### flow/constraint.sdc
create_clock -name core_clock -period 4.58 [get_ports {S_AXI_ACLK}]
set_input_delay 0.9160 -clock core_clock [delete_from_list [all_inputs] [get_ports {S_AXI_ACLK}]]
set_output_delay 0.9160 -clock core_clock [all_outputs]
set_load 0.01 [all_outputs]
### flow/design.v
module S_AXI_LITE#(
		parameter integer S_AXI_LITE_SIZE = 5,
		parameter integer S_AXI_DATA_SIZE = 32 
		)(
		input S_AXI_ACLK,
		input S_AXI_ARESETN,
        input  [ 31 : 0] S_AXI_LITE_ARADDR,
        output S_AXI_LITE_ARREADY,
        input  S_AXI_LITE_ARVALID,
        output S_AXI_LITE_RVALID,
        input  S_AXI_LITE_RREADY,
        output [S_AXI_DATA_SIZE - 1: 0] S_AXI_LITE_RDATA,
        input  [ 31 : 0] S_AXI_LITE_AWADDR,
        output S_AXI_LITE_AWREADY,
        input  S_AXI_LITE_AWVALID,
        input  S_AXI_LITE_WVALID,
        output S_AXI_LITE_WREADY,
        input  [S_AXI_DATA_SIZE - 1: 0] S_AXI_LITE_WDATA,
        output S_AXI_LITE_BVALID,
        input S_AXI_LITE_BREADY
		);
		reg [S_AXI_DATA_SIZE - 1: 0] axi_reg0;
		reg [S_AXI_DATA_SIZE - 1: 0] axi_reg1;
		reg [S_AXI_DATA_SIZE - 1: 0] axi_reg2;
		reg [S_AXI_DATA_SIZE - 1: 0] axi_reg3;
		reg [S_AXI_DATA_SIZE - 1: 0] axi_reg4;
		reg [S_AXI_DATA_SIZE - 1: 0] axi_reg5;
        reg [ 31 : 0] axi_araddr ;
        reg [ 31 : 0] axi_awaddr ;
        reg [S_AXI_DATA_SIZE - 1: 0] axi_wdata;
        reg [S_AXI_DATA_SIZE - 1: 0] axi_rdata;
        reg awready;
        reg wready;
        reg awlatch;
        reg bvalid;
        reg axi_wen;
        reg axi_wack;
        reg arready;
        reg rvalid;
        reg axi_rvalid;
        assign S_AXI_LITE_AWREADY = awready;
        assign S_AXI_LITE_WREADY  = wready;
        assign S_AXI_LITE_BVALID = bvalid;
        assign S_AXI_LITE_ARREADY = arready;
        assign S_AXI_LITE_RVALID = axi_rvalid;
        assign S_AXI_LITE_RDATA = axi_rdata;
        always@(posedge S_AXI_ACLK)
          if(S_AXI_ARESETN == 'b0)
            bvalid <= 0;
          else if(S_AXI_LITE_BREADY && ~bvalid)
            bvalid <= 'b1;
          else
            bvalid <= 'b0;
        always@(posedge S_AXI_ACLK)
          if(S_AXI_ARESETN == 'b0)
            awready <= 'b0;
          else if(S_AXI_LITE_AWVALID && S_AXI_LITE_WVALID && ~awready)
            awready <= 'b1;
          else if(wready)
            awready <= 'b0;
          else
            awready <= awready;
        always@(posedge S_AXI_ACLK)
            if(S_AXI_ARESETN == 'b0)
                axi_awaddr <= 0;
            else if (awready)
                axi_awaddr <= S_AXI_LITE_AWADDR;
            else
                axi_awaddr <= axi_awaddr;
        always@(posedge S_AXI_ACLK)
          if(S_AXI_ARESETN == 'b0)
            wready <= 0;
          else if(S_AXI_LITE_WVALID && ~wready && awready)
            wready <= 'b1;
          else
            wready <= 'b0;
        always@(posedge S_AXI_ACLK)
          if(S_AXI_ARESETN == 'b0) begin
            axi_wdata <= 0;
            axi_wen <= 0;
          end else if(awready && wready) begin
            axi_wdata <= S_AXI_LITE_WDATA;
            axi_wen <= 'b1;
          end else if(axi_wen)
            axi_wen <= 'b0;
          else begin
            axi_wdata <= axi_wdata;
            axi_wen <= axi_wen;
          end
        always@(posedge S_AXI_ACLK)
          if(S_AXI_ARESETN == 'b0)begin
		    axi_reg0 <= 0;
		    axi_reg1 <= 0;
		    axi_reg2 <= 0;
		    axi_reg3 <= 0;
		    axi_reg4 <= 0;
		    axi_reg5 <= 0;
		  end else if (axi_awaddr[ S_AXI_LITE_SIZE - 1 :0] == 5'd0)begin
            if(axi_wen) begin
             axi_reg0<= axi_wdata;
             axi_wack <= 'b1;
            end else begin
             axi_reg0<= axi_reg0;
             axi_wack <= 'b0;
            end
		  end else if (axi_awaddr[ S_AXI_LITE_SIZE - 1 :0] == 5'd4)begin
            if(axi_wen) begin
             axi_reg1<= axi_wdata;
             axi_wack <= 'b1;
            end else begin
             axi_reg1<= axi_reg1;
             axi_wack <= 'b0;
            end
		  end else if (axi_awaddr[ S_AXI_LITE_SIZE - 1 :0] == 5'd8)begin
            if(axi_wen) begin
             axi_reg2<= axi_wdata;
             axi_wack <= 'b1;
            end else begin
             axi_reg2<= axi_reg2;
             axi_wack <= 'b0;
            end
		  end else if (axi_awaddr[ S_AXI_LITE_SIZE - 1 :0] == 5'd12)begin
            if(axi_wen) begin
             axi_reg3<= axi_wdata;
             axi_wack <= 'b1;
            end else begin
             axi_reg3<= axi_reg3;
             axi_wack <= 'b0;
            end
		  end else if (axi_awaddr[ S_AXI_LITE_SIZE - 1 :0] == 5'd16)begin
            if(axi_wen) begin
             axi_reg4<= axi_wdata;
             axi_wack <= 'b1;
            end else begin
             axi_reg4<= axi_reg4;
             axi_wack <= 'b0;
            end
		  end else if (axi_awaddr[ S_AXI_LITE_SIZE - 1 :0] == 5'd20)begin
            if(axi_wen) begin
             axi_reg5<= axi_wdata;
             axi_wack <= 'b1;
            end else begin
             axi_reg5<= axi_reg5;
             axi_wack <= 'b0;
            end
		  end
        always@(posedge  S_AXI_ACLK)
          if(S_AXI_ARESETN == 'b0)
            arready <= 'b0;
          else if(S_AXI_LITE_ARVALID && ~arready)
            arready <= 'b1;
          else
            arready <= 'b0;
        always@(posedge S_AXI_ACLK)
          if(S_AXI_ARESETN == 'b0)
            axi_araddr <= 0;
          else if(arready)
            axi_araddr <= S_AXI_LITE_ARADDR;
          else
            axi_araddr <= axi_araddr;
        always@(posedge  S_AXI_ACLK)
          if(S_AXI_ARESETN == 'b0)
            rvalid <= 'b0;
          else if(arready && S_AXI_LITE_RREADY && ~rvalid)
            rvalid <= 'b1;
          else
            rvalid <= 'b0;
        always@(posedge S_AXI_ACLK)
          if(S_AXI_ARESETN == 'b0)begin
            axi_rvalid <= 'b0;
            axi_rdata <= 'b0;
		  end else if(axi_araddr[ S_AXI_LITE_SIZE - 1 :0] == 5'd0)begin
            if(rvalid)begin
              axi_rdata <= axi_reg0;
              axi_rvalid <= 'b1;
            end else begin
              axi_rvalid <= 'b0;
              axi_rdata <= axi_rdata;
            end
		  end else if(axi_araddr[ S_AXI_LITE_SIZE - 1 :0] == 5'd4)begin
            if(rvalid)begin
              axi_rdata <= axi_reg1;
              axi_rvalid <= 'b1;
            end else begin
              axi_rvalid <= 'b0;
              axi_rdata <= axi_rdata;
            end
		  end else if(axi_araddr[ S_AXI_LITE_SIZE - 1 :0] == 5'd8)begin
            if(rvalid)begin
              axi_rdata <= axi_reg2;
              axi_rvalid <= 'b1;
            end else begin
              axi_rvalid <= 'b0;
              axi_rdata <= axi_rdata;
            end
		  end else if(axi_araddr[ S_AXI_LITE_SIZE - 1 :0] == 5'd12)begin
            if(rvalid)begin
              axi_rdata <= axi_reg3;
              axi_rvalid <= 'b1;
            end else begin
              axi_rvalid <= 'b0;
              axi_rdata <= axi_rdata;
            end
		  end else if(axi_araddr[ S_AXI_LITE_SIZE - 1 :0] == 5'd16)begin
            if(rvalid)begin
              axi_rdata <= axi_reg4;
              axi_rvalid <= 'b1;
            end else begin
              axi_rvalid <= 'b0;
              axi_rdata <= axi_rdata;
            end
		  end else if(axi_araddr[ S_AXI_LITE_SIZE - 1 :0] == 5'd20)begin
            if(rvalid)begin
              axi_rdata <= axi_reg5;
              axi_rvalid <= 'b1;
            end else begin
              axi_rvalid <= 'b0;
              axi_rdata <= axi_rdata;
            end
			end else begin
              axi_rvalid <= 'b0;
              axi_rdata <= axi_rdata;
            end
endmodule
### flow/config.mk
export PLATFORM = sky130hd
export DESIGN_NAME = S_AXI_LITE
export DESIGN_NICKNAME = S_AXI_LITE
export VERILOG_FILES = /design/flow/design.v
export SDC_FILE = /design/flow/constraint.sdc
export NUM_CORES = 4
export LEC_CHECK = 0
export CAP_MARGIN = 20
export CORE_MARGIN = 2
export CORE_UTILIZATION = 57
export SLEW_MARGIN = 20
### flow/run.sh
#!/bin/bash
# the make line also repeats each setting of config.mk as NAME=value (left out here)
make -C /OpenROAD-flow-scripts/flow DESIGN_CONFIG=/design/flow/config.mk WORK_HOME=/design/flow/orfs CLKGATE_MAP_FILE= finish
==> flow_summary.toml, run 1 <==
# flow metrics
[power_and_ir_drop]
powerClk_mw = 2.37
p_seq_mw = 2.43
dominant_power_group = "registers"
powerComb_mw = 0.262
netSwitchingFraction = 0.229
peakVddDrop_uv = 416
total_leakage_power_nw = 4.32
p_per_area_nw_per_um2 = 390
power_switching_mw = 1.16
power.share.clock = 0.469
p_seq_frac = 0.479
combinationalPowerShare = 0.052
power.internal_mw = 3.90

[synth]
synth.cell_area_sq_um = 11200
syn_inst = 1391
topCellsByArea = "dfxtp_1, nand2_1, a21oi_1, mux2i_1, clkbuf_1"
synthAoiAreaFrac = 0.227
synth.yosys.num_cells = 1391
most_instantiated_cells_after_synthesis = "nand2_1, dfxtp_1, a21oi_1, clkbuf_1, o21ai_0"
edf_count = 0
postSynthRegisterBits = 273
synth.cellmix.adderShare = 0
synth_warn = 1
ys_seq_share = 0.488
synth-simple-area-share = 0.196
yosys.stat.chipArea_sq_um = 11200
top_cell_type_by_instance_count_after_synthesis = "nand2_1"
yosys-dominant-comb-family = "AND-OR/OR-AND gates"
syn_nets = 1494
synth_top_flop_cell = "dfxtp_1"
synth.mux.area_fraction = 0.0386
yosys.cell_types.count = 49
synth.largest_area_cell = "dfxtp_1"
syn-mean-instance-area_sq_um = 8.05
synth_xor_xnor_area_share = 0
synth.top_cell.area_share = 0.488
async_reset_ff_frac = 0

[global_route]
overflow = 0
grt.total_usage = 0.312
grt_antenna_before_repair = 0
grt_max_degree = 206
grt_pass1_vias = 9066
grt_first_pass_wirelength_um = 50600

[run_status]
outcome = "timing/DRC/antenna clean"

[critical_path]
cp-end-kind = "flop"
regToRegSetupSlack_ns = 1.70
critical_path.n_buffers_inverters = 1
critical_path.max_stage_delay_ns = 1.01
cp_max_fo = 28
critical_path.startpoint = "axi_araddr[4]"
crit_path_cell_trace = "nor3b_4, buf_4, a21boi_1, o32ai_1, a21oi_1"
crit_family = "simple AND/OR/NAND/NOR gates"
reg2reg_from = "axi_araddr[4]"
r2r_end = "axi_rdata[13]"
worstSetupStartpointType = "flop"
criticalPathCategory = "reg -> reg"
worst_r2r_path_depth = 5
timing.critical_path.to = "axi_rdata[13]"
worst_path_max_delay_cell = "nor3b_4"
cp_data_required_time_ns = 5.00
worst_ep_arrival_time_ns = 3.30
cp_num_cells = 5

[worst_hold_path]
cell_count_of_the_worst_hold_path = 1
min-delay-path-class = "reg -> reg"
hold-path-endpoint = "bvalid"
holdCritStartpoint = "bvalid"

[clocking]
clock_sinks = 273
cts_hold_buf = 0
quantity_of_gates_resized_following_cts = 0
cts-root-buf = "clkbuf_16"
tritoncts = "yes"
htreeDepth = 1
post-cts-setup-buffers = 0
tritoncts.num_buffers = 29
clock_path_buffers = 3
clk_pin_slew_worst_paths_ns = 0.06
clkLatencyLatePin_ns = 0.54

[route]
first_iter_violations = 893
routed_via_density = 5.94
met3_wire_length_um = 2390
route.detailed.wl_per_inst_um = 19.5
routedLengthMet1_um = 14400
remaining_drc_errors = 0
routed-via-count = 9956
diodes = 0
top_layer = "met4"
met2_length_um = 15100
routed_wirelength_um = 32700
drt.antenna.violating_nets = 0
drt_first_pass_iters = 5

[final_timing]
worstMarginPinSlew_ns = 1.12
grt_setup_unrepaired = "no"
hold_viol_final = 0
period_needed_ns = 2.88
fin_setup_tns_ns = 0
worst_slack_ns = 1.70
clock-skew-final_ns = 0.00815
max_freq_mhz = 348
finalSetupViolations = 0
period_used_share = 0.628
timing.final.max_slew_violations = 0
timing.max_slew.rel_slack = 0.247

[die]
floorplan.core_util = 0.577
floorplan.core_area_sq_um = 19400
std_cell_rows = 51
num_io_pins = 140
chip_area_sq_um = 20800
die_width_um = 144
vertical_die_size_um = 144

[placed_design]
dpl_worst_slack_ns = 1.42
port_buffers = 85
place_congestion = 0.763
place_area_sq_um = 12000
detailed_place_hpwl_um = 16900

[final_layout]
final_cell_area_excluding_filler_cells_sq_um = 13000
final_util = 0.669
fill_cells = 1754
num-nets-final = 1495
areaGrowthSynthToFinish_pct = 15.9

[flow_run]
openroad.warnings = 84
max_cap_violations = 0
final cells by class:
class | instances | area [sq um] | share of cell area
Clock buffer | 38 | 811 | 0.0625
Clock inverter | 13 | 149 | 0.0115
Inverter | 3 | 16.3 | 0.00125
Multi-Input combinational cell | 985 | 5210 | 0.401
Sequential cell | 273 | 5470 | 0.422
Tap cell | 265 | 332 | 0.0256
Timing Repair Buffer | 100 | 988 | 0.0762
per-stage QoR:
step	hold WS [ns]	instances	power, mW
CTS	0.418	1677	5.08
global route	0.440	1677	5.19
floorplan	0.432	1391	2.61
finish	0.419	1677	5.06
detailed placement	0.410	1626	2.74
global placement	0.404	1626	2.73
per-layer routing:
layer | global-route usage | up-vias
met5 | 0 | -
met4 | 0.0894 | 0
met3 | 0.0437 | 64
met2 | 0.508 | 388
met1 | 0.435 | 4699
li1 | - | 4805
==> run 2, diff against run 1 <==
Settings changed: CORE_UTILIZATION 57 to 72.
Clock period 4.58 ns to 2.97 ns, I/O delays scaled along.
==> flow_summary.toml, run 2 <==
# flow metrics
[final_timing]
finalSetupViolations = 0
max_freq_mhz = 412
hold_viol_final = 0
period_used_share = 0.817
period_needed_ns = 2.43
fin_setup_tns_ns = 0
clock-skew-final_ns = 0.00936
worstMarginPinSlew_ns = 0.756
timing.max_slew.rel_slack = 0.495
grt_setup_unrepaired = "no"
worst_slack_ns = 0.545
timing.final.max_slew_violations = 0

[synth]
synth_warn = 1
synth.cell_area_sq_um = 11200
synthAoiAreaFrac = 0.227
synth-simple-area-share = 0.196
synth.top_cell.area_share = 0.488
synth.yosys.num_cells = 1391
synth.largest_area_cell = "dfxtp_1"
syn-mean-instance-area_sq_um = 8.05
postSynthRegisterBits = 273
yosys.cell_types.count = 49
topCellsByArea = "dfxtp_1, nand2_1, a21oi_1, mux2i_1, clkbuf_1"
synth.mux.area_fraction = 0.0386
edf_count = 0
top_cell_type_by_instance_count_after_synthesis = "nand2_1"
synth_xor_xnor_area_share = 0
synth_top_flop_cell = "dfxtp_1"
most_instantiated_cells_after_synthesis = "nand2_1, dfxtp_1, a21oi_1, clkbuf_1, o21ai_0"
syn_inst = 1391
synth.cellmix.adderShare = 0
yosys-dominant-comb-family = "AND-OR/OR-AND gates"
yosys.stat.chipArea_sq_um = 11200
syn_nets = 1494
ys_seq_share = 0.488
async_reset_ff_frac = 0

[die]
floorplan.core_util = 0.736
num_io_pins = 140
vertical_die_size_um = 129
floorplan.core_area_sq_um = 15200
chip_area_sq_um = 16600
die_width_um = 129
std_cell_rows = 45

[critical_path]
regToRegSetupSlack_ns = 0.54
worst_path_max_delay_cell = "dfxtp_1"
critical_path.startpoint = "axi_araddr[4]"
r2r_end = "axi_rdata[30]"
worst_ep_arrival_time_ns = 2.83
crit_path_cell_trace = "or3_1, buf_4, nor2_1, a221oi_1, a21oi_1"
criticalPathCategory = "reg -> reg"
timing.critical_path.to = "axi_rdata[30]"
reg2reg_from = "axi_araddr[4]"
critical_path.n_buffers_inverters = 1
worst_r2r_path_depth = 5
cp_data_required_time_ns = 3.37
critical_path.max_stage_delay_ns = 0.81
cp_num_cells = 5
cp_max_fo = 19
crit_family = "flip-flops"
worstSetupStartpointType = "flop"
cp-end-kind = "flop"

[clocking]
cts-root-buf = "clkbuf_16"
tritoncts.num_buffers = 28
clock_sinks = 273
tritoncts = "yes"
htreeDepth = 1
cts_hold_buf = 0
clock_path_buffers = 3
post-cts-setup-buffers = 0
clk_pin_slew_worst_paths_ns = 0.06
clkLatencyLatePin_ns = 0.54
quantity_of_gates_resized_following_cts = 0

[worst_hold_path]
cell_count_of_the_worst_hold_path = 1
min-delay-path-class = "reg -> reg"
hold-path-endpoint = "bvalid"
holdCritStartpoint = "bvalid"

[route]
routed_wirelength_um = 32800
routed_via_density = 6.53
drt_first_pass_iters = 7
diodes = 0
remaining_drc_errors = 0
route.detailed.wl_per_inst_um = 20.3
first_iter_violations = 1191
drt.antenna.violating_nets = 0
routed-via-count = 10600

[power_and_ir_drop]
peakVddDrop_uv = 655
powerComb_mw = 0.431
power_switching_mw = 1.73
powerClk_mw = 3.34
p_seq_frac = 0.498
p_seq_mw = 3.73
combinationalPowerShare = 0.057
power.internal_mw = 5.78
p_per_area_nw_per_um2 = 580
power.share.clock = 0.445
dominant_power_group = "registers"
total_leakage_power_nw = 4.39
netSwitchingFraction = 0.230

[placed_design]
dpl_worst_slack_ns = 0.721
place_inst = 1569
port_buffers = 85
place_congestion = 0.816
detailed_place_hpwl_um = 17800

[final_layout]
instances_no_fill = 1617
num-nets-final = 1514
areaGrowthSynthToFinish_pct = 15.5
final-seq-area_sq_um = 5470
combGateArea_sq_um = 5180
fill_cells = 949

[global_route]
grt_first_pass_wirelength_um = 51800
overflow = 0
m2_gr_usage = 0.656
grt_pass1_vias = 10100
grt.total_usage = 0.393
grt_max_degree = 141
use_met1 = 0.514
grt_antenna_before_repair = 0
global_route_met3_utilization = 0.0649
gr-max-usage-layer = "met2"

[flow_run]
openroad.warnings = 84
max_cap_violations = 0

[run_status]
outcome = "timing/DRC/antenna clean"
## run 2: through the flow
| step | area (sq um) | utilization | hold WS (ns) | total power, mW |
|---|---|---|---|---|
| after floorplan | 11200 | - | 0.432 | 4.03 |
| after global placement | 12100 | 0.794 | 0.404 | 4.22 |
| after detailed placement | 12100 | 0.794 | 0.409 | 4.23 |
| after CTS | 12900 | 0.851 | 0.417 | 7.48 |
| after global routing | 12900 | 0.851 | 0.448 | 7.65 |
| final | 12900 | 0.851 | 0.415 | 7.50 |
## run 2: cell type report
type	count	area share
timing repair buffer	120	0.0900
sequential	273	0.423
multi-input combinational	985	0.401
inverter	3	0.00126
clock buffer	41	0.0642
clock inverter	7	0.00271
tap	188	0.0182
## run 2: per-layer routing
layer	wire length [um]	up-vias
met5	0	-
met4	1150	0
met3	3440	124
met2	15600	631
met1	12600	4968
li1	-	4833
==> run 3, diff against run 2 <==
Settings changed: CAP_MARGIN 20 to 5, CELL_PAD_IN_SITES_GLOBAL_PLACEMENT from default to 3, CORE_ASPECT_RATIO from default to 1.85, CORE_MARGIN 2 to 10, CORE_UTILIZATION 72 to 17, CTS_CLUSTER_DIAMETER from default to 398, HOLD_SLACK_MARGIN from default to 0.03, MAX_ROUTING_LAYER from default to met4, TNS_END_PERCENT from default to 85.
Clock period 2.97 ns to 2.64 ns, I/O delays scaled along.
==> flow_summary.toml, run 3 <==
# flow metrics
[run_status]
outcome = "timing/DRC/antenna clean"

[power_and_ir_drop]
peakVddDrop_uv = 452
power.internal_mw = 6.63
powerComb_mw = 0.541
power.total_mw = 8.84
p_per_area_nw_per_um2 = 634
p_seq_frac = 0.475
p_seq_mw = 4.20
total_leakage_power_nw = 4.49
powerClk_mw = 4.11
netSwitchingFraction = 0.250
power.share.clock = 0.464
combinationalPowerShare = 0.061
power_switching_mw = 2.21
dominant_power_group = "registers"

[synth]
syn_inst = 1391
synth_warn = 1
postSynthRegisterBits = 273
synth.cellmix.adderShare = 0
yosys.stat.chipArea_sq_um = 11200
edf_count = 0
synth-simple-area-share = 0.196
ys_seq_share = 0.488
synth.top_cell.area_share = 0.488
yosys-dominant-comb-family = "AND-OR/OR-AND gates"
synth.yosys.num_cells = 1391
synth.cell_area_sq_um = 11200
yosys.cell_types.count = 49
most_instantiated_cells_after_synthesis = "nand2_1, dfxtp_1, a21oi_1, clkbuf_1, o21ai_0"
top_cell_type_by_instance_count_after_synthesis = "nand2_1"
synth.largest_area_cell = "dfxtp_1"
syn_nets = 1494
synthAoiAreaFrac = 0.227
syn-mean-instance-area_sq_um = 8.05
async_reset_ff_frac = 0
topCellsByArea = "dfxtp_1, nand2_1, a21oi_1, mux2i_1, clkbuf_1"
synth_top_flop_cell = "dfxtp_1"
synth_xor_xnor_area_share = 0
synth.mux.area_fraction = 0.0386

[critical_path]
cp_num_cells = 1
cp_data_required_time_ns = 2.11
worst_ep_arrival_time_ns = 1.75
criticalPathCategory = "reg -> out"
cp_max_fo = 8
cp-end-kind = "primary output"
regToRegSetupSlack_ns = 0.64
critical_path.startpoint = "arready"
reg2reg_from = "axi_araddr[0]"
worst_path_max_delay_cell = "clkdlybuf4s50_1"
crit_family = "buffers and inverters"
worst_r2r_path_depth = 5
worstSetupStartpointType = "flop"
critical_path.n_buffers_inverters = 1
crit_path_cell_trace = "clkdlybuf4s50_1"
timing.critical_path.to = "S_AXI_LITE_ARREADY"
critical_path.max_stage_delay_ns = 0.62
r2r_end = "axi_rdata[13]"

[global_route]
grt_antenna_before_repair = 0
grt_max_degree = 133
grt.total_usage = 0.122
grt_pass1_vias = 9989
overflow = 0
grt_first_pass_wirelength_um = 69800

[final_timing]
hold_viol_final = 0
finalSetupViolations = 0
worst_slack_ns = 0.362
period_used_share = 0.863
timing.final.max_slew_violations = 0
fin_setup_tns_ns = 0
worst_hold_slack_ns = 0.249
period_needed_ns = 2.28
clock-skew-final_ns = 0.0147
timing.max_slew.rel_slack = 0.504
max_freq_mhz = 439
grt_setup_unrepaired = "no"
worstMarginPinSlew_ns = 0.745

[die]
floorplan.core_util = 0.171
vertical_die_size_um = 369
floorplan.core_area_sq_um = 65500
std_cell_rows = 128
chip_area_sq_um = 77000
num_io_pins = 140
die_width_um = 209

[clocking]
clkLatencyLatePin_ns = 0.58
tritoncts.num_buffers = 30
quantity_of_gates_resized_following_cts = 0
clock_path_buffers = 3
clk_pin_slew_worst_paths_ns = 0.06
cts-root-buf = "clkbuf_16"
htreeDepth = 1
cts_hold_buf = 0
clock_sinks = 273
post-cts-setup-buffers = 0
tritoncts = "yes"

[route]
drt_first_pass_iters = 5
routed_via_density = 4.35
remaining_drc_errors = 0
route.detailed.wl_per_inst_um = 20.7
first_iter_violations = 521
drt.antenna.violating_nets = 0
diodes = 0
routed_wirelength_um = 47300
routed-via-count = 9967

[worst_hold_path]
holdCritStartpoint = "S_AXI_ARESETN"
cell_count_of_the_worst_hold_path = 3
min-delay-path-class = "in -> reg"
hold-path-endpoint = "arready"

[placed_design]
dpl_worst_slack_ns = 0.628
place_congestion = 0.728
detailed_place_hpwl_um = 28700
port_buffers = 85

[final_layout]
areaGrowthSynthToFinish_pct = 24.6
final_util = 0.213
combGateArea_sq_um = 5200
final-seq-area_sq_um = 5470
fill_cells = 7161
num-nets-final = 1526

[flow_run]
openroad.warnings = 82
max_cap_violations = 0
-- run 3: through the flow --
stage	instances	cell area [sq um]
floorplan	1391	11200
finish	2290	14000
global placement	2236	13000
detailed placement	2236	13000
CTS	2290	14000
global route	2290	14000
-- run 3: area by class of cell --
cell class              instances  share of cell area
repair buffers                130              0.0920
well taps                     845              0.0758
multi-input cells             985               0.373
clock buffers                  45              0.0629
clock inverters                 9             0.00350
inverters                       3             0.00117
flip-flops and latches        273               0.392
-- run 3: routing by layer --
metal  share of wire  GRT usage  up-vias  routed length (um)
met1            0.42      0.138     4885               19700
li1                -          -     4865                   -
met2            0.54      0.227      180               25400
met4           0.015     0.0290        0                 688
met5               0          -        -                   0
met3           0.030     0.0118       37                1420
==> run 4, diff against run 3 <==
Settings changed: CELL_PAD_IN_SITES_GLOBAL_PLACEMENT 3 to 0, CORE_ASPECT_RATIO 1.85 to default, CORE_MARGIN 10 to 2, CORE_UTILIZATION 17 to 70, CTS_CLUSTER_DIAMETER 398 to 257, CTS_CLUSTER_SIZE from default to 14, GPL_TIMING_DRIVEN from default to 1, HOLD_SLACK_MARGIN 0.03 to default, MIN_ROUTING_LAYER from default to met1, PLACE_DENSITY from default to 0.8, TNS_END_PERCENT 85 to 5.
Clock period 2.64 ns to 1.46 ns, I/O delays scaled along.
==> flow_summary.toml, run 4 <==
# flow metrics
[run_status]
outcome = "failed layout checks"
check.faults = "setup timing"

[flow_run]
openroad.warnings = 85
max_cap_violations = 0

[critical_path]
cp_max_fo = 6
critical_path.startpoint = "axi_araddr[1]"
worstSetupStartpointType = "flop"
critical_path.max_stage_delay_ns = 0.36
regToRegSetupSlack_ns = -0.35
worst_r2r_path_depth = 7
worst_ep_arrival_time_ns = 2.21
timing.critical_path.to = "axi_rdata[28]"
critical_path.n_buffers_inverters = 3
worst_path_most_repeated_cell = "buf_6"
reg2reg_from = "axi_araddr[1]"
crit_family = "AND-OR/OR-AND gates"
crit_path_cell_trace = "buf_6, nor3b_4, buf_6, buf_12, a21boi_0, o32ai_2, a21oi_1"
worst_path_max_delay_cell = "dfxtp_4"
cp_data_required_time_ns = 1.86
cp_num_cells = 7
r2r_end = "axi_rdata[28]"
cp-end-kind = "flop"
criticalPathCategory = "reg -> reg"

[synth]
yosys.cell_types.count = 49
yosys-dominant-comb-family = "AND-OR/OR-AND gates"
postSynthRegisterBits = 273
yosys.stat.chipArea_sq_um = 11200
synth-simple-area-share = 0.196
synth_warn = 1
synth.yosys.num_cells = 1391
ys_seq_share = 0.488
topCellsByArea = "dfxtp_1, nand2_1, a21oi_1, mux2i_1, clkbuf_1"
synth.top_cell.area_share = 0.488
synth.cellmix.adderShare = 0
synth.cell_area_sq_um = 11200
async_reset_ff_frac = 0
syn_inst = 1391
top_cell_type_by_instance_count_after_synthesis = "nand2_1"
edf_count = 0
synth.mux.area_fraction = 0.0386
most_instantiated_cells_after_synthesis = "nand2_1, dfxtp_1, a21oi_1, clkbuf_1, o21ai_0"
synth_top_flop_cell = "dfxtp_1"
synth.largest_area_cell = "dfxtp_1"
synthAoiAreaFrac = 0.227
syn_nets = 1494
synth_xor_xnor_area_share = 0
syn-mean-instance-area_sq_um = 8.05

[power_and_ir_drop]
combinationalPowerShare = 0.082
powerClk_mw = 5.50
power_switching_mw = 3.41
power.total_mw = 14.2
netSwitchingFraction = 0.240
p_per_area_nw_per_um2 = 1030
powerComb_mw = 1.16
p_seq_frac = 0.531
power.internal_mw = 10.8
total_leakage_power_nw = 4.79
power.share.clock = 0.387
dominant_power_group = "registers"
peakVddDrop_uv = 1050
p_seq_mw = 7.55

[route]
diodes = 0
drt_first_pass_iters = 8
routed-via-count = 11200
routed_via_density = 6.67
first_iter_violations = 1442
remaining_drc_errors = 0
routed_wirelength_um = 36100
route.detailed.wl_per_inst_um = 21.5
drt.antenna.violating_nets = 0

[clocking]
cts_hold_buf = 0
htreeDepth = 1
tritoncts.num_buffers = 23
tritoncts = "yes"
clock_path_buffers = 3
clk_pin_slew_worst_paths_ns = 0.07
clock_sinks = 273
clkLatencyLatePin_ns = 0.53
cts-root-buf = "clkbuf_16"

[worst_hold_path]
min-delay-path-class = "in -> reg"
cell_count_of_the_worst_hold_path = 3
holdCritStartpoint = "S_AXI_LITE_ARVALID"
hold-path-endpoint = "arready"

[die]
num_io_pins = 140
chip_area_sq_um = 17000
std_cell_rows = 46
floorplan.core_util = 0.710
vertical_die_size_um = 130
floorplan.core_area_sq_um = 15800
die_width_um = 130

[global_route]
grt_first_pass_wirelength_um = 52000
grt_pass1_vias = 10500
grt.total_usage = 0.398
overflow = 0
grt_max_degree = 54
grt_antenna_before_repair = 0

[final_layout]
num-nets-final = 1564
fill_cells = 903
final_cell_area_excluding_filler_cells_sq_um = 13800
areaGrowthSynthToFinish_pct = 23.0

[placed_design]
dpl_worst_slack_ns = -0.264
port_buffers = 85
detailed_place_hpwl_um = 19600
place_congestion = 0.842
place_area_sq_um = 12700

[final_timing]
hold_viol_final = 0
timing.max_slew.rel_slack = 0.637
period_needed_ns = 1.81
worstMarginPinSlew_ns = 0.545
grt_setup_unrepaired = "yes"
clock-skew-final_ns = 0.00999
worst_slack_ns = -0.351
timing.final.max_slew_violations = 0
max_freq_mhz = 552
period_used_share = 1.24
finalSetupViolations = 92
run 4: area by class of cell:
class | instances | area, sq um | share of cell area
multi-input cells | 985 | 5490 | 0.398
well taps | 216 | 270 | 0.0196
flip-flops and latches | 273 | 5490 | 0.398
clock inverters | 2 | 17.5 | 0.00127
inverters | 3 | 16.3 | 0.00118
repair buffers | 175 | 1920 | 0.139
clock buffers | 24 | 579 | 0.0421
run 4: what timing repair did:
action,in CTS,in global routing
hold endpoints to repair,0,0
buffers inserted,0,6
setup endpoints to repair,84,183
pin swaps,25,18
resized,74,89
cloned,0,6
run 4: metal layers:
layer / track usage / wire length [um] / vias up
li1: - / - / 4945
met1: 0.483 / 13100 / 5214
met2: 0.678 / 17200 / 814
met3: 0.0513 / 3970 / 211
met4: 0.161 / 1840 / 0
met5: - / 0 / -
run 4: metrics by stage:
| stage | utilization | setup TNS [ns] | hold slack (ns) | cells |
|---|---|---|---|---|
| 2_1_floorplan | - | -3.05 | 0.406 | 1391 |
| 3_3_place_gp | 0.806 | -17.33 | 0.405 | 1640 |
| 3_5_place_dp | 0.806 | -25.28 | 0.443 | 1640 |
| 4_1_cts | 0.848 | -3.27 | 0.297 | 1666 |
| 5_1_grt | 0.873 | -13.09 | 0.336 | 1678 |
| 6_report | 0.873 | -8.11 | 0.303 | 1678 |
==> run 5, diff against run 4 <==
Settings changed: CAP_MARGIN 5 to 15, CELL_PAD_IN_SITES_GLOBAL_PLACEMENT 0 to default, CORE_UTILIZATION 70 to 72, CTS_CLUSTER_DIAMETER 257 to default, CTS_CLUSTER_SIZE 14 to default, GPL_TIMING_DRIVEN 1 to default, MAX_ROUTING_LAYER met4 to default, MIN_ROUTING_LAYER met1 to default, PLACE_DENSITY 0.8 to default, TNS_END_PERCENT 5 to default.
Clock period 1.46 ns to 4.11 ns, I/O delays scaled along.
==> flow_summary.toml, run 5 <==
# flow metrics
[critical_path]
worst_ep_arrival_time_ns = 3.12
worst_path_max_delay_cell = "clkdlybuf4s50_1"
cp_max_fo = 168
critical_path.n_buffers_inverters = 3
r2r_end = "axi_rdata[19]"
worstSetupStartpointType = "input port"
criticalPathCategory = "in -> reg"
worst_r2r_path_depth = 5
crit_family = "buffers and inverters"
timing.critical_path.to = "axi_reg5[18]"
regToRegSetupSlack_ns = 1.38
cp-end-kind = "flop"
cp_data_required_time_ns = 4.48
critical_path.startpoint = "S_AXI_ARESETN"
crit_path_cell_trace = "clkdlybuf4s50_1, inv_6, buf_12, a21oi_1"
cp_num_cells = 4
reg2reg_from = "axi_araddr[4]"
critical_path.max_stage_delay_ns = 0.91

[global_route]
grt_pass1_vias = 10000
grt_first_pass_wirelength_um = 51100
grt_antenna_before_repair = 0
grt.total_usage = 0.388
grt_max_degree = 169
overflow = 0

[route]
routed_wirelength_um = 32900
route.detailed.wl_per_inst_um = 20.6
remaining_drc_errors = 0
routed_via_density = 6.64
routed-via-count = 10600
diodes = 0
drt.antenna.violating_nets = 0
first_iter_violations = 1269
drt_first_pass_iters = 7

[clocking]
post-cts-setup-buffers = 0
clk_pin_slew_worst_paths_ns = 0.06
tritoncts = "yes"
quantity_of_gates_resized_following_cts = 0
clock_sinks = 273
tritoncts.num_buffers = 27
htreeDepth = 1
clock_path_buffers = 3
cts_hold_buf = 0
clkLatencyLatePin_ns = 0.54
cts-root-buf = "clkbuf_16"

[final_timing]
finalSetupViolations = 0
period_needed_ns = 2.75
max_freq_mhz = 364
period_used_share = 0.669
timing.final.max_slew_violations = 0
grt_setup_unrepaired = "no"
worst_hold_slack_ns = 0.419
worst_slack_ns = 1.36
hold_viol_final = 0
fin_setup_tns_ns = 0
clock-skew-final_ns = 0.0107
timing.max_slew.rel_slack = 0.203
worstMarginPinSlew_ns = 1.20

[synth]
top_cell_type_by_instance_count_after_synthesis = "nand2_1"
synth.cell_area_sq_um = 11200
synth.largest_area_cell = "dfxtp_1"
synth_xor_xnor_area_share = 0
syn_inst = 1391
yosys.stat.chipArea_sq_um = 11200
async_reset_ff_frac = 0
synth.top_cell.area_share = 0.488
syn-mean-instance-area_sq_um = 8.05
yosys.cell_types.count = 49
synth-simple-area-share = 0.196
edf_count = 0
most_instantiated_cells_after_synthesis = "nand2_1, dfxtp_1, a21oi_1, clkbuf_1, o21ai_0"
topCellsByArea = "dfxtp_1, nand2_1, a21oi_1, mux2i_1, clkbuf_1"
synth.yosys.num_cells = 1391
yosys-dominant-comb-family = "AND-OR/OR-AND gates"
synth_top_flop_cell = "dfxtp_1"
syn_nets = 1494
synth_warn = 1
synth.cellmix.adderShare = 0
synthAoiAreaFrac = 0.227
synth.mux.area_fraction = 0.0386
postSynthRegisterBits = 273
ys_seq_share = 0.488

[power_and_ir_drop]
powerComb_mw = 0.300
netSwitchingFraction = 0.228
dominant_power_group = "registers"
p_per_area_nw_per_um2 = 427
power.internal_mw = 4.24
p_seq_mw = 2.70
power.share.clock = 0.453
power_switching_mw = 1.25
p_seq_frac = 0.492
peakVddDrop_uv = 395
total_leakage_power_nw = 4.31
power.total_mw = 5.49
powerClk_mw = 2.49
combinationalPowerShare = 0.055

[final_layout]
num-nets-final = 1496
combGateArea_sq_um = 5210
final_util = 0.845
areaGrowthSynthToFinish_pct = 14.7
final-seq-area_sq_um = 5470
instances_no_fill = 1601
final_cell_area_excluding_filler_cells_sq_um = 12800
fill_cells = 943

[placed_design]
detailed_place_hpwl_um = 17000
place_congestion = 0.796
dpl_worst_slack_ns = 1.03
port_buffers = 85
place_area_sq_um = 11900
place_inst = 1552

[die]
std_cell_rows = 45
num_io_pins = 140
floorplan.core_util = 0.736
vertical_die_size_um = 129
floorplan.core_area_sq_um = 15200
die_width_um = 129
chip_area_sq_um = 16600

[run_status]
outcome = "timing/DRC/antenna clean"

[worst_hold_path]
min-delay-path-class = "reg -> reg"
cell_count_of_the_worst_hold_path = 1
holdCritStartpoint = "bvalid"
hold-path-endpoint = "bvalid"

[flow_run]
max_cap_violations = 0
openroad.warnings = 84
[run 5: area by class of cell]
| cell class | count | share of cell area |
|---|---|---|
| sequential | 273 | 0.426 |
| timing repair buffer | 103 | 0.0787 |
| multi-input combinational | 985 | 0.406 |
| tap | 188 | 0.0183 |
| clock buffer | 39 | 0.0616 |
| inverter | 3 | 0.00127 |
| clock inverter | 10 | 0.00848 |
[run 5: layer usage]
| layer | up-vias | wire, um | GRT usage |
|---|---|---|---|
| met5 | - | 0 | 0 |
| met4 | 0 | 1290 | 0.182 |
| met3 | 139 | 3520 | 0.0699 |
| met2 | 688 | 15700 | 0.650 |
| met1 | 4985 | 12500 | 0.489 |
| li1 | 4819 | - | - |
==> run 6, diff against run 5 <==
Settings changed: CAP_MARGIN 15 to 5, CELL_PAD_IN_SITES_DETAIL_PLACEMENT from default to 2, CELL_PAD_IN_SITES_GLOBAL_PLACEMENT from default to 1, CORE_ASPECT_RATIO from default to 1.85, CORE_MARGIN 2 to 10, CORE_UTILIZATION 72 to 17, CTS_CLUSTER_DIAMETER from default to 271, GPL_TIMING_DRIVEN from default to 0, HOLD_SLACK_MARGIN from default to 0.03, MAX_ROUTING_LAYER from default to met4, TNS_END_PERCENT from default to 85.
Clock period 4.11 ns to 2.64 ns, I/O delays scaled along.
==> flow_summary.toml, run 6 <==
# flow metrics
[route]
drt.antenna.violating_nets = 0
diodes = 0
route.detailed.wl_per_inst_um = 21.4
remaining_drc_errors = 0
routed_via_density = 4.58
drt_first_pass_iters = 4
routed_wirelength_um = 50600
routed-via-count = 10800
first_iter_violations = 415

[synth]
synth.mux.area_fraction = 0.0386
synth_top_flop_cell = "dfxtp_1"
ys_seq_share = 0.488
yosys-dominant-comb-family = "AND-OR/OR-AND gates"
most_instantiated_cells_after_synthesis = "nand2_1, dfxtp_1, a21oi_1, clkbuf_1, o21ai_0"
syn_inst = 1391
synth_xor_xnor_area_share = 0
synthAoiAreaFrac = 0.227
syn_nets = 1494
synth.cell_area_sq_um = 11200
syn-mean-instance-area_sq_um = 8.05
edf_count = 0
yosys.cell_types.count = 49
topCellsByArea = "dfxtp_1, nand2_1, a21oi_1, mux2i_1, clkbuf_1"
synth.largest_area_cell = "dfxtp_1"
top_cell_type_by_instance_count_after_synthesis = "nand2_1"
postSynthRegisterBits = 273
async_reset_ff_frac = 0
synth.cellmix.adderShare = 0
yosys.stat.chipArea_sq_um = 11200
synth.yosys.num_cells = 1391
synth.top_cell.area_share = 0.488
synth-simple-area-share = 0.196
synth_warn = 1

[run_status]
outcome = "timing/DRC/antenna clean"

[final_timing]
worstMarginPinSlew_ns = 0.859
worst_slack_ns = 0.124
max_freq_mhz = 397
hold_viol_final = 0
finalSetupViolations = 0
period_needed_ns = 2.52
clock-skew-final_ns = 0.0269
timing.final.max_slew_violations = 0
timing.max_slew.rel_slack = 0.427
period_used_share = 0.953
grt_setup_unrepaired = "no"

[critical_path]
cp_max_fo = 10
cp-end-kind = "flop"
crit_path_cell_trace = "buf_2, nor2_1, clkbuf_1, a21boi_0, o32ai_1, a21oi_1"
worst_path_max_delay_cell = "o32ai_1"
cp_num_cells = 6
reg2reg_from = "axi_araddr[3]"
crit_family = "AND-OR/OR-AND gates"
worstSetupStartpointType = "flop"
regToRegSetupSlack_ns = 0.12
timing.critical_path.to = "axi_rdata[19]"
critical_path.startpoint = "axi_araddr[3]"
worst_ep_arrival_time_ns = 2.95
r2r_end = "axi_rdata[19]"
criticalPathCategory = "reg -> reg"
cp_data_required_time_ns = 3.08
worst_r2r_path_depth = 6
critical_path.n_buffers_inverters = 2
critical_path.max_stage_delay_ns = 0.53

[worst_hold_path]
cell_count_of_the_worst_hold_path = 1
holdCritStartpoint = "bvalid"
min-delay-path-class = "reg -> reg"
hold-path-endpoint = "bvalid"

[final_layout]
instances_no_fill = 2367
combGateArea_sq_um = 5180
areaGrowthSynthToFinish_pct = 24.6
final-seq-area_sq_um = 5470
fill_cells = 7587
final_cell_area_excluding_filler_cells_sq_um = 13900
num-nets-final = 1607

[clocking]
clk_pin_slew_worst_paths_ns = 0.06
cts-root-buf = "clkbuf_16"
clock_path_buffers = 3
clkLatencyLatePin_ns = 0.58
htreeDepth = 1
tritoncts = "yes"
tritoncts.num_buffers = 27
clock_sinks = 273

[flow_run]
openroad.warnings = 80
max_cap_violations = 0

[power_and_ir_drop]
power.share.clock = 0.450
p_seq_frac = 0.484
powerComb_mw = 0.568
netSwitchingFraction = 0.252
p_per_area_nw_per_um2 = 619
combinationalPowerShare = 0.066
power_switching_mw = 2.17
p_seq_mw = 4.18
powerClk_mw = 3.89
total_leakage_power_nw = 4.48
peakVddDrop_uv = 414
dominant_power_group = "registers"
power.internal_mw = 6.46

[placed_design]
place_congestion = 0.885
port_buffers = 84
place_inst = 2320
place_area_sq_um = 13100
dpl_worst_slack_ns = -0.191
detailed_place_hpwl_um = 39500

[global_route]
grt_pass1_vias = 12200
grt_first_pass_wirelength_um = 75600
grt.total_usage = 0.131
grt_max_degree = 15
overflow = 0
grt_antenna_before_repair = 0

[die]
chip_area_sq_um = 77000
die_width_um = 209
vertical_die_size_um = 369
std_cell_rows = 128
floorplan.core_area_sq_um = 65500
num_io_pins = 140
floorplan.core_util = 0.171
==> run 6: metrics by stage <==
step           TNS (ns)  total power, mW  hold slack (ns)  utilization
6_report              0             8.63            0.428        0.213
5_1_grt               0             8.93            0.442        0.213
4_1_cts               0             8.72            0.430        0.213
3_5_place_dp      -3.19             4.84            0.421        0.200
3_3_place_gp     -13.93             4.82            0.410        0.200
2_1_floorplan         0             4.53            0.432            -
==> run 6: area by class of cell <==
type	count	share of cell area
sequential	273	0.392
multi-input combinational	985	0.371
tap	845	0.0758
timing repair buffer	84	0.0603
clock buffer	40	0.0555
buffer	130	0.0395
clock inverter	7	0.00493
inverter	3	0.000807
==> run 6: layer usage <==
layer / vias to the layer above / wire length [um] / GRT usage
met1: 5421 / 16800 / 0.111
li1: 5026 / - / -
met4: 0 / 3650 / 0.0917
met2: 241 / 28400 / 0.257
met5: - / 0 / -
met3: 149 / 1700 / 0.0181
==> run 6: timing repair <==
| action | 4_1_cts | 5_1_grt |
|---|---|---|
| gates resized | 0 | 1 |
| setup endpoints to repair | 0 | 4 |
| setup buffers | 0 | 0 |
| hold endpoints to repair | 0 | 0 |
| hold buffers | 0 | 0 |
==> run 7, diff against run 6 <==
Settings changed: CELL_PAD_IN_SITES_DETAIL_PLACEMENT 2 to default, CORE_ASPECT_RATIO 1.85 to default, CORE_MARGIN 10 to 4, CORE_UTILIZATION 17 to 16, CTS_CLUSTER_DIAMETER 271 to 257, CTS_CLUSTER_SIZE from default to 18, GPL_TIMING_DRIVEN 0 to 1, HOLD_SLACK_MARGIN 0.03 to default, MIN_ROUTING_LAYER from default to met2, PLACE_DENSITY from default to 0.8, SETUP_SLACK_MARGIN from default to 0.5, TNS_END_PERCENT 85 to 5.
Clock period 2.64 ns to 3.82 ns, I/O delays scaled along.
==> flow_summary.toml, run 7 <==
# flow metrics
[run_status]
outcome = "timing/DRC/antenna clean"

[route]
routed-via-count = 13500
first_iter_violations = 2543
drt.antenna.violating_nets = 0
routed_via_density = 5.80
route.detailed.wl_per_inst_um = 16.6
drt_first_pass_iters = 10
remaining_drc_errors = 0
routed_wirelength_um = 38700

[die]
floorplan.core_area_sq_um = 68900
std_cell_rows = 96
num_io_pins = 140
floorplan.core_util = 0.162
vertical_die_size_um = 273
chip_area_sq_um = 74300
die_width_um = 273

[critical_path]
cp_max_fo = 23
criticalPathCategory = "reg -> reg"
worst_ep_arrival_time_ns = 2.92
critical_path.startpoint = "axi_araddr[4]"
reg2reg_from = "axi_araddr[4]"
cp-end-kind = "flop"
crit_path_cell_trace = "or4_2, buf_4, or3_1, o2111ai_1, a31oi_1"
critical_path.max_stage_delay_ns = 0.94
worstSetupStartpointType = "flop"
worst_path_max_delay_cell = "or4_2"
cp_num_cells = 5
critical_path.n_buffers_inverters = 1
worst_r2r_path_depth = 5
crit_family = "simple AND/OR/NAND/NOR gates"
timing.critical_path.to = "axi_rdata[31]"
cp_data_required_time_ns = 4.18
r2r_end = "axi_rdata[31]"
regToRegSetupSlack_ns = 1.26

[synth]
yosys.stat.chipArea_sq_um = 11200
synth-simple-area-share = 0.196
synth.yosys.num_cells = 1391
synth_warn = 1
postSynthRegisterBits = 273
edf_count = 0
synth_xor_xnor_area_share = 0
ys_seq_share = 0.488
yosys.cell_types.count = 49
async_reset_ff_frac = 0
synthAoiAreaFrac = 0.227
syn_inst = 1391
yosys-dominant-comb-family = "AND-OR/OR-AND gates"
top_cell_type_by_instance_count_after_synthesis = "nand2_1"
synth_top_flop_cell = "dfxtp_1"
synth.cell_area_sq_um = 11200
synth.cellmix.adderShare = 0
synth.mux.area_fraction = 0.0386
synth.largest_area_cell = "dfxtp_1"
syn-mean-instance-area_sq_um = 8.05
syn_nets = 1494
synth.top_cell.area_share = 0.488
topCellsByArea = "dfxtp_1, nand2_1, a21oi_1, mux2i_1, clkbuf_1"
most_instantiated_cells_after_synthesis = "nand2_1, dfxtp_1, a21oi_1, clkbuf_1, o21ai_0"

[final_timing]
clock-skew-final_ns = 0.0328
worstMarginPinSlew_ns = 1.09
fin_setup_tns_ns = 0
timing.max_slew.rel_slack = 0.272
period_used_share = 0.669
max_freq_mhz = 391
grt_setup_unrepaired = "no"
period_needed_ns = 2.56
finalSetupViolations = 0
timing.final.max_slew_violations = 0
hold_viol_final = 0

[power_and_ir_drop]
powerClk_mw = 1.99
combinationalPowerShare = 0.065
powerComb_mw = 0.338
peakVddDrop_uv = 216
netSwitchingFraction = 0.257
power.share.clock = 0.381
p_seq_frac = 0.555
p_per_area_nw_per_um2 = 391
total_leakage_power_nw = 4.11
power_switching_mw = 1.35
power.internal_mw = 3.89
p_seq_mw = 2.91
dominant_power_group = "registers"

[worst_hold_path]
cell_count_of_the_worst_hold_path = 1
min-delay-path-class = "reg -> reg"
holdCritStartpoint = "bvalid"
hold-path-endpoint = "bvalid"

[placed_design]
place_congestion = 0.686
place_inst = 2296
detailed_place_hpwl_um = 22000
place_area_sq_um = 12900
port_buffers = 85

[clocking]
clock_path_buffers = 3
tritoncts.num_buffers = 19
clk_pin_slew_worst_paths_ns = 0.10
clock_sinks = 273
post-cts-setup-buffers = 0
cts_hold_buf = 0
quantity_of_gates_resized_following_cts = 0
cts-root-buf = "clkbuf_16"
htreeDepth = 1
clkLatencyLatePin_ns = 0.53
tritoncts = "yes"

[global_route]
grt_max_degree = 206
grt_pass1_vias = 13800
grt.total_usage = 0.156
overflow = 0
grt_antenna_before_repair = 0
grt_first_pass_wirelength_um = 57400

[flow_run]
max_cap_violations = 0
openroad.warnings = 83

[final_layout]
instances_no_fill = 2328
num-nets-final = 1489
fill_cells = 7728
areaGrowthSynthToFinish_pct = 19.6
final_cell_area_excluding_filler_cells_sq_um = 13400
==> run 7: layout make-up <==
type / instances / area [sq um] / share of cell area
inverter: 3 / 16.3 / 0.00121
clock inverter: 1 / 16.3 / 0.00121
sequential: 273 / 5470 / 0.409
antenna: 11 / 27.5 / 0.00206
timing repair buffer: 104 / 1000 / 0.0748
clock buffer: 20 / 479 / 0.0358
tap: 931 / 1160 / 0.0870
multi-input combinational: 985 / 5210 / 0.389
==> run 7: stage by stage <==
stage	hold slack [ns]	total power, mW	worst slack [ns]	utilization
global placement	0.405	3.30	1.37	0.187
detailed placement	0.412	3.30	1.35	0.187
finish	0.423	5.24	1.26	0.194
CTS	0.426	5.20	1.27	0.194
global route	0.464	5.36	1.19	0.194
floorplan	0.432	3.13	1.93	-
==> run 7: routing by layer <==
metal / track usage / vias up / part of all wire
met3: 0.218 / 347 / 0.45
met4: 0.0172 / 0 / 0.071
met2: 0.177 / 3657 / 0.48
met5: - / - / 0
met1: - / 4752 / 0
li1: - / 4752 / -
==> run 8, diff against run 7 <==
Settings changed: CELL_PAD_IN_SITES_GLOBAL_PLACEMENT 1 to 0, CORE_MARGIN 4 to 2, CORE_UTILIZATION 16 to 70, CTS_CLUSTER_DIAMETER 257 to 27, CTS_CLUSTER_SIZE 18 to 75, MIN_ROUTING_LAYER met2 to met1, TNS_END_PERCENT 5 to 95.
Clock period 3.82 ns to 1.93 ns, I/O delays scaled along.
==> flow_summary.toml, run 8 <==
# implementation run metrics
[run_status]
outcome = "did not finish"
haltStage = "clock tree synthesis"
run.stop_error = "[ERROR DPL-0038] Utilization greater than 100%, impossible to legalize"

[synth]
synth.mux.area_fraction = 0.0386
synth.largest_area_cell = "dfxtp_1"
edf_count = 0
yosys-dominant-comb-family = "AND-OR/OR-AND gates"
async_reset_ff_frac = 0
synth.cell_area_sq_um = 11200
synth_warn = 1
yosys.cell_types.count = 49
most_instantiated_cells_after_synthesis = "nand2_1, dfxtp_1, a21oi_1, clkbuf_1, o21ai_0"
ys_seq_share = 0.488
top_cell_type_by_instance_count_after_synthesis = "nand2_1"
synthAoiAreaFrac = 0.227
synth.top_cell.area_share = 0.488
syn_nets = 1494
synth.yosys.num_cells = 1391
synth.cellmix.adderShare = 0
syn-mean-instance-area_sq_um = 8.05
topCellsByArea = "dfxtp_1, nand2_1, a21oi_1, mux2i_1, clkbuf_1"
synth-simple-area-share = 0.196
syn_inst = 1391
synth_top_flop_cell = "dfxtp_1"
yosys.stat.chipArea_sq_um = 11200
postSynthRegisterBits = 273
synth_xor_xnor_area_share = 0

[placed_design]
port_buffers = 85
detailed_place_hpwl_um = 18600
place_congestion = 0.848
place_inst = 1618

[die]
std_cell_rows = 46
floorplan.core_area_sq_um = 15800
die_width_um = 130
chip_area_sq_um = 17000
num_io_pins = 140
vertical_die_size_um = 130
floorplan.core_util = 0.710
-- run 8: through the flow --
step                      total power, mW  worst slack, ns  instance area [sq um]  hold slack [ns]
after floorplan                      6.21            0.312                  11200            0.432
after global placement               6.55            0.211                  12500            0.405
after detailed placement             6.56            0.140                  12500            0.409
==> run 9, diff against run 8 <==
Settings changed: ABC_AREA from default to 1, CAP_MARGIN 5 to 20, CELL_PAD_IN_SITES_GLOBAL_PLACEMENT 0 to default, CTS_CLUSTER_DIAMETER 27 to 104, CTS_CLUSTER_SIZE 75 to default, GPL_TIMING_DRIVEN 1 to default, MAX_ROUTING_LAYER met4 to default, MIN_ROUTING_LAYER met1 to default, PLACE_DENSITY 0.8 to default, PLACE_DENSITY_LB_ADDON from default to 0.28, SETUP_SLACK_MARGIN 0.5 to default, TNS_END_PERCENT 95 to default.
Clock period 1.93 ns to 1.55 ns, I/O delays scaled along.
==> flow_summary.toml, run 9 <==
# implementation run metrics
[synth]
synth.yosys.num_cells = 1497
synthAoiAreaFrac = 0.247
syn-mean-instance-area_sq_um = 7.34
synth_warn = 1
top_cell_type_by_instance_count_after_synthesis = "a21oi_1"
synth_xor_xnor_area_share = 0
synth.mux.area_fraction = 0
postSynthRegisterBits = 273
edf_count = 0
topCellsByArea = "dfxtp_1, a21oi_1, o21ai_0, nand2_1, inv_1"
synth.largest_area_cell = "dfxtp_1"
synth_top_flop_cell = "dfxtp_1"
synth.cellmix.adderShare = 0
synth-simple-area-share = 0.158
ys_seq_share = 0.497
synth.cell_area_sq_um = 11000
yosys.cell_types.count = 22
yosys.stat.chipArea_sq_um = 11000
async_reset_ff_frac = 0
syn_nets = 1600
most_instantiated_cells_after_synthesis = "a21oi_1, dfxtp_1, nand2_1, o21ai_0, inv_1"
yosys-dominant-comb-family = "AND-OR/OR-AND gates"
synth.top_cell.area_share = 0.497
syn_inst = 1497

[run_status]
haltStage = "global routing"
outcome = "did not finish"
run.stop_error = "[ERROR DPL-0038] Utilization greater than 100%, impossible to legalize"

[placed_design]
place_inst = 1738
detailed_place_hpwl_um = 17500
port_buffers = 85
place_congestion = 0.827
place_area_sq_um = 12400

[clocking]
htreeDepth = 1
clock_path_buffers = 3
clock_sinks = 273
cts-root-buf = "clkbuf_16"
tritoncts.num_buffers = 27

[die]
floorplan.core_util = 0.720
floorplan.core_area_sq_um = 15300
chip_area_sq_um = 16700
num_io_pins = 140
vertical_die_size_um = 129
die_width_um = 129
std_cell_rows = 45
[run 9: metrics by stage]
step | total power, mW | setup WS, ns
after floorplan | 8.04 | 0.0104
after global placement | 8.54 | -0.0676
after detailed placement | 8.57 | -0.173
after CTS | 15.1 | -0.198
[run 9: repair_timing]
| item | in CTS |
|---|---|
| buffers inserted | 16 |
| endpoints found under the setup margin | 129 |
| hold buffers | 0 |
| gates resized | 190 |
| gates cloned | 13 |
| pin swaps | 41 |
==> run 10, diff against run 9 <==
Settings changed: ABC_AREA 1 to default, CAP_MARGIN 20 to 5, CTS_CLUSTER_SIZE from default to 21, PLACE_DENSITY_LB_ADDON 0.28 to default, SETUP_SLACK_MARGIN from default to 0.45.
Clock period 1.55 ns to 1.56 ns, I/O delays scaled along.
==> flow_summary.toml, run 10 <==
# implementation run metrics
[die]
chip_area_sq_um = 17000
floorplan.core_area_sq_um = 15800
std_cell_rows = 46
num_io_pins = 140
vertical_die_size_um = 130
floorplan.core_util = 0.710
die_width_um = 130

[synth]
synth.top_cell.area_share = 0.488
edf_count = 0
synth_top_flop_cell = "dfxtp_1"
yosys.cell_types.count = 49
postSynthRegisterBits = 273
synth.cellmix.adderShare = 0
syn_inst = 1391
async_reset_ff_frac = 0
synth.yosys.num_cells = 1391
yosys.stat.chipArea_sq_um = 11200
synth_warn = 1
most_instantiated_cells_after_synthesis = "nand2_1, dfxtp_1, a21oi_1, clkbuf_1, o21ai_0"
synth.largest_area_cell = "dfxtp_1"
synthAoiAreaFrac = 0.227
synth_xor_xnor_area_share = 0
synth.cell_area_sq_um = 11200
syn-mean-instance-area_sq_um = 8.05
synth.mux.area_fraction = 0.0386
yosys-dominant-comb-family = "AND-OR/OR-AND gates"
ys_seq_share = 0.488
syn_nets = 1494
topCellsByArea = "dfxtp_1, nand2_1, a21oi_1, mux2i_1, clkbuf_1"
top_cell_type_by_instance_count_after_synthesis = "nand2_1"
synth-simple-area-share = 0.196

[placed_design]
place_congestion = 0.882
place_inst = 1646
port_buffers = 85
detailed_place_hpwl_um = 19300

[clocking]
clock_sinks = 273
tritoncts.num_buffers = 16
clock_path_buffers = 3
cts_hold_buf = 0
cts-root-buf = "clkbuf_16"
htreeDepth = 1

[run_status]
outcome = "did not finish"
run.stop_error = "[ERROR DPL-0038] Utilization greater than 100%, impossible to legalize"
haltStage = "global routing"
[run 10: through the flow]
stage	setup WS [ns]	area (sq um)	utilization
after floorplan	-0.0575	11400	-
after detailed placement	-0.152	12800	0.809
after global placement	-0.0942	12800	0.809
after CTS	-0.102	15100	0.961
[run 10: timing repair]
action	in CTS
endpoints found under the hold margin	0
endpoints found under the setup margin	294
cloned	25
gates resized	471
pin swaps	120
setup buffers	36
==> run 11, diff against run 10 <==
Settings changed: CAP_MARGIN 5 to 20, CORE_UTILIZATION 70 to 40, CTS_CLUSTER_DIAMETER 104 to default, CTS_CLUSTER_SIZE 21 to default, SETUP_SLACK_MARGIN 0.45 to default.
Clock period 1.56 ns to 3.28 ns, I/O delays scaled along.
==> flow_summary.toml, run 11 <==
# flow metrics
[run_status]
outcome = "timing/DRC/antenna clean"

[power_and_ir_drop]
p_per_area_nw_per_um2 = 534
peakVddDrop_uv = 367
powerComb_mw = 0.385
power.internal_mw = 5.48
total_leakage_power_nw = 4.41
power.share.clock = 0.469
combinationalPowerShare = 0.054
powerClk_mw = 3.32
p_seq_frac = 0.477
p_seq_mw = 3.38
power_switching_mw = 1.60
netSwitchingFraction = 0.226
dominant_power_group = "registers"

[global_route]
grt.total_usage = 0.230
grt_first_pass_wirelength_um = 53200
grt_antenna_before_repair = 0
overflow = 0
grt_max_degree = 206
grt_pass1_vias = 9451

[placed_design]
detailed_place_hpwl_um = 18700
port_buffers = 85
place_area_sq_um = 12300
place_congestion = 0.766
dpl_worst_slack_ns = 0.688

[final_layout]
final_cell_area_excluding_filler_cells_sq_um = 13300
num-nets-final = 1510
areaGrowthSynthToFinish_pct = 18.6
final_util = 0.479

[synth]
syn_nets = 1494
yosys-dominant-comb-family = "AND-OR/OR-AND gates"
synth-simple-area-share = 0.196
postSynthRegisterBits = 273
topCellsByArea = "dfxtp_1, nand2_1, a21oi_1, mux2i_1, clkbuf_1"
synth.yosys.num_cells = 1391
synth.top_cell.area_share = 0.488
syn_inst = 1391
synth.cell_area_sq_um = 11200
ys_seq_share = 0.488
synth.mux.area_fraction = 0.0386
synth.cellmix.adderShare = 0
synth_xor_xnor_area_share = 0
synth_top_flop_cell = "dfxtp_1"
most_instantiated_cells_after_synthesis = "nand2_1, dfxtp_1, a21oi_1, clkbuf_1, o21ai_0"
synth_warn = 1
synthAoiAreaFrac = 0.227
yosys.stat.chipArea_sq_um = 11200
synth.largest_area_cell = "dfxtp_1"
async_reset_ff_frac = 0
yosys.cell_types.count = 49
edf_count = 0
syn-mean-instance-area_sq_um = 8.05
top_cell_type_by_instance_count_after_synthesis = "nand2_1"

[route]
diodes = 0
drt.antenna.violating_nets = 0
first_iter_violations = 798
routedLengthMet1_um = 15000
met3_wire_length_um = 2140
routed_wirelength_um = 33600
routed-via-count = 9918
top_layer = "met4"
routed_via_density = 5.49
route.detailed.wl_per_inst_um = 18.6
remaining_drc_errors = 0
met2_length_um = 15800
drt_first_pass_iters = 5

[final_timing]
grt_setup_unrepaired = "no"
timing.max_slew.rel_slack = 0.279
fin_setup_tns_ns = 0
worst_slack_ns = 0.833
finalSetupViolations = 0
timing.final.max_slew_violations = 0
worstMarginPinSlew_ns = 1.08
max_freq_mhz = 409
hold_viol_final = 0
worst_hold_slack_ns = 0.438
period_used_share = 0.746
clock-skew-final_ns = 0.0105
period_needed_ns = 2.45

[critical_path]
worst_r2r_path_depth = 6
reg2reg_from = "axi_araddr[0]"
r2r_end = "axi_rdata[2]"
cp_max_fo = 10
worstSetupStartpointType = "flop"
criticalPathCategory = "reg -> out"
critical_path.n_buffers_inverters = 1
critical_path.startpoint = "awready"
cp_data_required_time_ns = 2.62
worst_path_max_delay_cell = "clkdlybuf4s50_1"
cp_num_cells = 1
crit_family = "buffers and inverters"
timing.critical_path.to = "S_AXI_LITE_AWREADY"
cp-end-kind = "primary output"
critical_path.max_stage_delay_ns = 0.63
worst_ep_arrival_time_ns = 1.79
regToRegSetupSlack_ns = 0.98
crit_path_cell_trace = "clkdlybuf4s50_1"

[die]
std_cell_rows = 61
chip_area_sq_um = 29300
vertical_die_size_um = 171
num_io_pins = 140
die_width_um = 171
floorplan.core_area_sq_um = 27700
floorplan.core_util = 0.404

[flow_run]
max_cap_violations = 0
openroad.warnings = 82

[worst_hold_path]
hold-path-endpoint = "bvalid"
holdCritStartpoint = "bvalid"
min-delay-path-class = "reg -> reg"
cell_count_of_the_worst_hold_path = 1

[clocking]
htreeDepth = 1
clk_pin_slew_worst_paths_ns = 0.06
tritoncts.num_buffers = 30
cts-root-buf = "clkbuf_16"
cts_hold_buf = 0
clock_sinks = 273
clock_path_buffers = 3
post-cts-setup-buffers = 0
tritoncts = "yes"
clkLatencyLatePin_ns = 0.55
quantity_of_gates_resized_following_cts = 0
-- run 11: layout make-up --
cell class              count  area, sq um
fillers                  2766        14400
flip-flops and latches    273         5470
multi-input cells         985         5190
repair buffers            114         1140
clock buffers              45          878
well taps                 378          473
clock inverters             9          100
inverters                   3         16.3
-- run 11: per-stage QoR --
stage / total power, mW / std cells
global route: 7.32 / 1807
global placement: 3.83 / 1753
CTS: 7.15 / 1807
floorplan: 3.65 / 1391
finish: 7.09 / 1807
detailed placement: 3.83 / 1753
-- run 11: per-layer routing --
metal | up-vias | track usage
li1 | 4835 | -
met1 | 4729 | 0.313
met2 | 301 | 0.384
met3 | 53 | 0.0290
met4 | 0 | 0.0597
met5 | - | 0
==> run 12, diff against run 11 <==
Settings changed: ABC_AREA from default to 1, CORE_UTILIZATION 40 to 72, PLACE_DENSITY_LB_ADDON from default to 0.3.
Clock period 3.28 ns to 2.12 ns, I/O delays scaled along.
==> flow_summary.toml, run 12 <==
# flow metrics
[synth]
syn-mean-instance-area_sq_um = 7.34
synth-simple-area-share = 0.158
synth.top_cell.area_share = 0.497
synth.largest_area_cell = "dfxtp_1"
ys_seq_share = 0.497
synth.mux.area_fraction = 0
synth.yosys.num_cells = 1497
edf_count = 0
syn_inst = 1497
most_instantiated_cells_after_synthesis = "a21oi_1, dfxtp_1, nand2_1, o21ai_0, inv_1"
synth_warn = 1
yosys.cell_types.count = 22
async_reset_ff_frac = 0
synth.cell_area_sq_um = 11000
synthAoiAreaFrac = 0.247
synth_top_flop_cell = "dfxtp_1"
synth.cellmix.adderShare = 0
synth_xor_xnor_area_share = 0
topCellsByArea = "dfxtp_1, a21oi_1, o21ai_0, nand2_1, inv_1"
syn_nets = 1600
yosys.stat.chipArea_sq_um = 11000
postSynthRegisterBits = 273
top_cell_type_by_instance_count_after_synthesis = "a21oi_1"
yosys-dominant-comb-family = "AND-OR/OR-AND gates"

[clocking]
clock_sinks = 273
cts_hold_buf = 0
tritoncts = "yes"
cts-root-buf = "clkbuf_16"
clock_path_buffers = 3
clk_pin_slew_worst_paths_ns = 0.06
quantity_of_gates_resized_following_cts = 0
post-cts-setup-buffers = 0
clkLatencyLatePin_ns = 0.53
htreeDepth = 1
tritoncts.num_buffers = 26

[worst_hold_path]
min-delay-path-class = "in -> reg"
cell_count_of_the_worst_hold_path = 3
hold-path-endpoint = "bvalid"
holdCritStartpoint = "S_AXI_ARESETN"

[critical_path]
r2r_end = "axi_rdata[1]"
crit_family = "buffers and inverters"
crit_path_cell_trace = "clkdlybuf4s50_1"
regToRegSetupSlack_ns = 0.18
reg2reg_from = "axi_araddr[0]"
critical_path.n_buffers_inverters = 1
timing.critical_path.to = "S_AXI_LITE_AWREADY"
cp_data_required_time_ns = 1.70
worst_path_max_delay_cell = "clkdlybuf4s50_1"
cp-end-kind = "primary output"
worst_r2r_path_depth = 8
cp_num_cells = 1
worst_ep_arrival_time_ns = 1.54
worstSetupStartpointType = "flop"
criticalPathCategory = "reg -> out"
critical_path.max_stage_delay_ns = 0.58
critical_path.startpoint = "awready"
cp_max_fo = 7

[power_and_ir_drop]
dominant_power_group = "registers"
power_switching_mw = 2.58
power.share.clock = 0.430
netSwitchingFraction = 0.239
p_seq_mw = 5.19
combinationalPowerShare = 0.089
powerComb_mw = 0.961
total_leakage_power_nw = 5.01
peakVddDrop_uv = 732
powerClk_mw = 4.65
power.internal_mw = 8.22
power.total_mw = 10.8
p_per_area_nw_per_um2 = 835
p_seq_frac = 0.481

[final_timing]
fin_setup_tns_ns = 0
period_needed_ns = 1.96
timing.final.max_slew_violations = 0
hold_viol_final = 0
timing.max_slew.rel_slack = 0.650
finalSetupViolations = 0
grt_setup_unrepaired = "no"
worstMarginPinSlew_ns = 0.525
max_freq_mhz = 509
clock-skew-final_ns = 0.00978
period_used_share = 0.926

[global_route]
grt_antenna_before_repair = 0
grt_pass1_vias = 10100
overflow = 0
grt.total_usage = 0.360
grt_first_pass_wirelength_um = 48500
grt_max_degree = 114

[placed_design]
place_congestion = 0.798
detailed_place_hpwl_um = 15700
port_buffers = 85

[flow_run]
max_cap_violations = 0
openroad.warnings = 82

[final_layout]
num-nets-final = 1632
fill_cells = 854
areaGrowthSynthToFinish_pct = 17.7

[route]
routed-via-count = 10600
routed_wirelength_um = 29500
diodes = 0
route.detailed.wl_per_inst_um = 17.0
remaining_drc_errors = 0
drt_first_pass_iters = 7
drt.antenna.violating_nets = 0
first_iter_violations = 1269
routed_via_density = 6.11

[die]
std_cell_rows = 45
floorplan.core_area_sq_um = 15000
die_width_um = 128
vertical_die_size_um = 128
chip_area_sq_um = 16300
floorplan.core_util = 0.731
num_io_pins = 140

[run_status]
outcome = "timing/DRC/antenna clean"
-- run 12: per-layer routing --
metal,vias up,GRT usage,wire (um)
met2,593,0.590,13900
met3,104,0.0666,2790
met1,4893,0.467,11800
met5,-,0,0
met4,0,0.159,967
li1,5018,-,-
-- run 12: metrics by stage --
step / hold WS, ns / instances / setup slack, ns / area (sq um) / utilization
5_1_grt: 0.327 / 1736 / 0.0914 / 12900 / 0.860
3_5_place_dp: 0.406 / 1689 / 0.305 / 12100 / 0.803
3_3_place_gp: 0.400 / 1689 / 0.381 / 12100 / 0.803
4_1_cts: 0.308 / 1736 / 0.157 / 12900 / 0.860
6_report: 0.311 / 1736 / 0.157 / 12900 / 0.860
2_1_floorplan: 0.397 / 1497 / 0.552 / 11000 / -
-- run 12: layout make-up --
class                           instances  area, sq um  share of cell area
Clock buffer                           37          753              0.0583
Clock inverter                         10          104             0.00803
Inverter                              171          642              0.0496
Multi-Input combinational cell        942         4490               0.348
Sequential cell                       273         5470               0.423
Tap cell                              188          235              0.0182
Timing Repair Buffer                  115         1240              0.0956
Power figures rest on the tool's default switching activity, not on a simulated workload.
